== v13 ==
// pe_tile_new_unq1
module pe_tile_new_unq1 (
clk,
config_addr,
config_data,
out_BUS16_S0_T0,
in_BUS16_S0_T0,
out_BUS16_S0_T1,
in_BUS16_S0_T1,
out_BUS16_S0_T2,
in_BUS16_S0_T2,
out_BUS16_S0_T3,
in_BUS16_S0_T3,
out_BUS16_S0_T4,
in_BUS16_S0_T4,
out_BUS16_S1_T0,
in_BUS16_S1_T0,
out_BUS16_S1_T1,
in_BUS16_S1_T1,
out_BUS16_S1_T2,
in_BUS16_S1_T2,
out_BUS16_S1_T3,
in_BUS16_S1_T3,
out_BUS16_S1_T4,
in_BUS16_S1_T4,
out_BUS16_S2_T0,
in_BUS16_S2_T0,
out_BUS16_S2_T1,
in_BUS16_S2_T1,
out_BUS16_S2_T2,
in_BUS16_S2_T2,
out_BUS16_S2_T3,
in_BUS16_S2_T3,
out_BUS16_S2_T4,
in_BUS16_S2_T4,
out_BUS16_S3_T0,
in_BUS16_S3_T0,
out_BUS16_S3_T1,
in_BUS16_S3_T1,
out_BUS16_S3_T2,
in_BUS16_S3_T2,
out_BUS16_S3_T3,
in_BUS16_S3_T3,
out_BUS16_S3_T4,
in_BUS16_S3_T4,
out_BUS1_S0_T0,
in_BUS1_S0_T0,
out_BUS1_S0_T1,
in_BUS1_S0_T1,
out_BUS1_S0_T2,
in_BUS1_S0_T2,
out_BUS1_S0_T3,
in_BUS1_S0_T3,
out_BUS1_S0_T4,
in_BUS1_S0_T4,
out_BUS1_S1_T0,
in_BUS1_S1_T0,
out_BUS1_S1_T1,
in_BUS1_S1_T1,
out_BUS1_S1_T2,
in_BUS1_S1_T2,
out_BUS1_S1_T3,
in_BUS1_S1_T3,
out_BUS1_S1_T4,
in_BUS1_S1_T4,
out_BUS1_S2_T0,
in_BUS1_S2_T0,
out_BUS1_S2_T1,
in_BUS1_S2_T1,
out_BUS1_S2_T2,
in_BUS1_S2_T2,
out_BUS1_S2_T3,
in_BUS1_S2_T3,
out_BUS1_S2_T4,
in_BUS1_S2_T4,
out_BUS1_S3_T0,
in_BUS1_S3_T0,
out_BUS1_S3_T1,
in_BUS1_S3_T1,
out_BUS1_S3_T2,
in_BUS1_S3_T2,
out_BUS1_S3_T3,
in_BUS1_S3_T3,
out_BUS1_S3_T4,
  ...
Size: roughly 7600 cells after synthesis, roughly 50000 um2 of cells after synthesis.
==> flow/config.mk <==
export PLATFORM = sky130hd
export DESIGN_NAME = pe_tile_new_unq1
export DESIGN_NICKNAME = pe_tile_new_unq1
export VERILOG_FILES = /design/flow/design.v
export SDC_FILE = /design/flow/constraint.sdc
export NUM_CORES = 4
export LEC_CHECK = 0
export ABC_AREA = 1
export CAP_MARGIN = 5
export CELL_PAD_IN_SITES_DETAIL_PLACEMENT = 0
export CELL_PAD_IN_SITES_GLOBAL_PLACEMENT = 3
export CORE_ASPECT_RATIO = 1.82
export CORE_MARGIN = 2
export CORE_UTILIZATION = 40
export CTS_CLUSTER_DIAMETER = 240
export CTS_CLUSTER_SIZE = 81
export GPL_ROUTABILITY_DRIVEN = 1
export MIN_ROUTING_LAYER = met2
export PLACE_DENSITY_LB_ADDON = 0.03
export SLEW_MARGIN = 15
==> flow/constraint.sdc <==
create_clock -name core_clock -period 11.1 [get_ports {clk}]
set_input_delay 2.2200 -clock core_clock [delete_from_list [all_inputs] [get_ports {clk}]]
set_output_delay 2.2200 -clock core_clock [all_outputs]
set_load 0.01 [all_outputs]
run.sh (not shown) runs the stock make flow with config.mk's settings and CLKGATE_MAP_FILE=.
v13 got as far as 3_3_place_gp, where a tool error ended the run.
Edits applied to the flow inputs when going from v13 to v17:
- PLACE_DENSITY_LB_ADDON: 0.03 -> unset
- CTS_CLUSTER_DIAMETER: 240 -> unset
- CTS_CLUSTER_SIZE: 81 -> unset
- CORE_UTILIZATION: 40 -> 31
- ABC_AREA: 1 -> unset
- CORE_ASPECT_RATIO: 1.82 -> unset
- CELL_PAD_IN_SITES_DETAIL_PLACEMENT: 0 -> unset
- MIN_ROUTING_LAYER: met2 -> unset
- CELL_PAD_IN_SITES_GLOBAL_PLACEMENT: 3 -> unset
- SLEW_MARGIN: 15 -> 20
- CAP_MARGIN: 5 -> 20
- GPL_ROUTABILITY_DRIVEN: 1 -> unset
- the clock period (ns, I/O delays scaled along): 11.1 -> 24.9
--- outcome ---
Across v13 and v17, a clean result was obtained everywhere but in v13.
v13 is listed as incomplete: the tool reported an error in 3_3_place_gp and the run ended there.
v17 ended up with a higher post-synthesis chip area from yosys than v13 did.
v17 vs. v13: mapped cell area increased by 1500 um2 relative to the old numbers; area fraction in xor and xnor cells increased by 0.16 points relative to the old numbers; chip area increased by 32% relative to the old numbers; effective utilization at floorplan decreased by 8.9 points relative to the old numbers.
Relative to v17, the following input files were edited for v26:
- changing CORE_UTILIZATION from 31 to 46
- setting SETUP_SLACK_MARGIN to 2.8 for the first time
- changing the clock period (ns, I/O delays scaled along) from 24.9 to 10.6
Results
v26 had finished all stages when the layout checks came back failing, citing negative setup slack.
Diff v17 -> v26: combinational power higher; relative area of non-clock buffer cells in the final design higher; final RePlAce weighted congestion higher; total number of vias higher.
Multi-input gate area in the final layout (v26 over v17): increase, 3700 um2
Between v17 and v26, the number of DRC markers after the initial detailed-route iteration is higher for v26.
v26 vs v17 on met3 routing resource usage after global routing: v26 is the higher one.
Side by side, count of clock-buffer cells in the layout turned out lower in v26 than in v17.
The following lists how v16 was set up differently from v26:
- SETUP_SLACK_MARGIN removed (was 2.8)
- CORE_UTILIZATION changed from 46 to 40
### Flow results
Every stage of v16 finished as expected; the final checks, on the other hand, flagged negative setup slack, which means the layout fails. The startpoint of the most critical setup path comes out in_BUS16_S2_T3[6] in one run and in_BUS16_S2_T0[2] in the other, namely in v16 and v26 respectively. Compared with v26, in v16 average wire per standard cell up about 2.5%; part of the total power dissipated in combinational logic shows a reduction of 2.9 points. Overall power of the completed layout of v16 falls short of that of v26 by a little under 10%. Taking v26 as the reference point, the share of final layout cell area taken by non-clock buffers of v16 falls by 0.92 points. [compare] base=v26 new=v16: sequential fraction of design power rose 1.8 points; net switching power shrank by 0.00047 W; floorplan core area picked up an extra 15%.
No activity file was given, so power comes from the tool's default toggle rates.
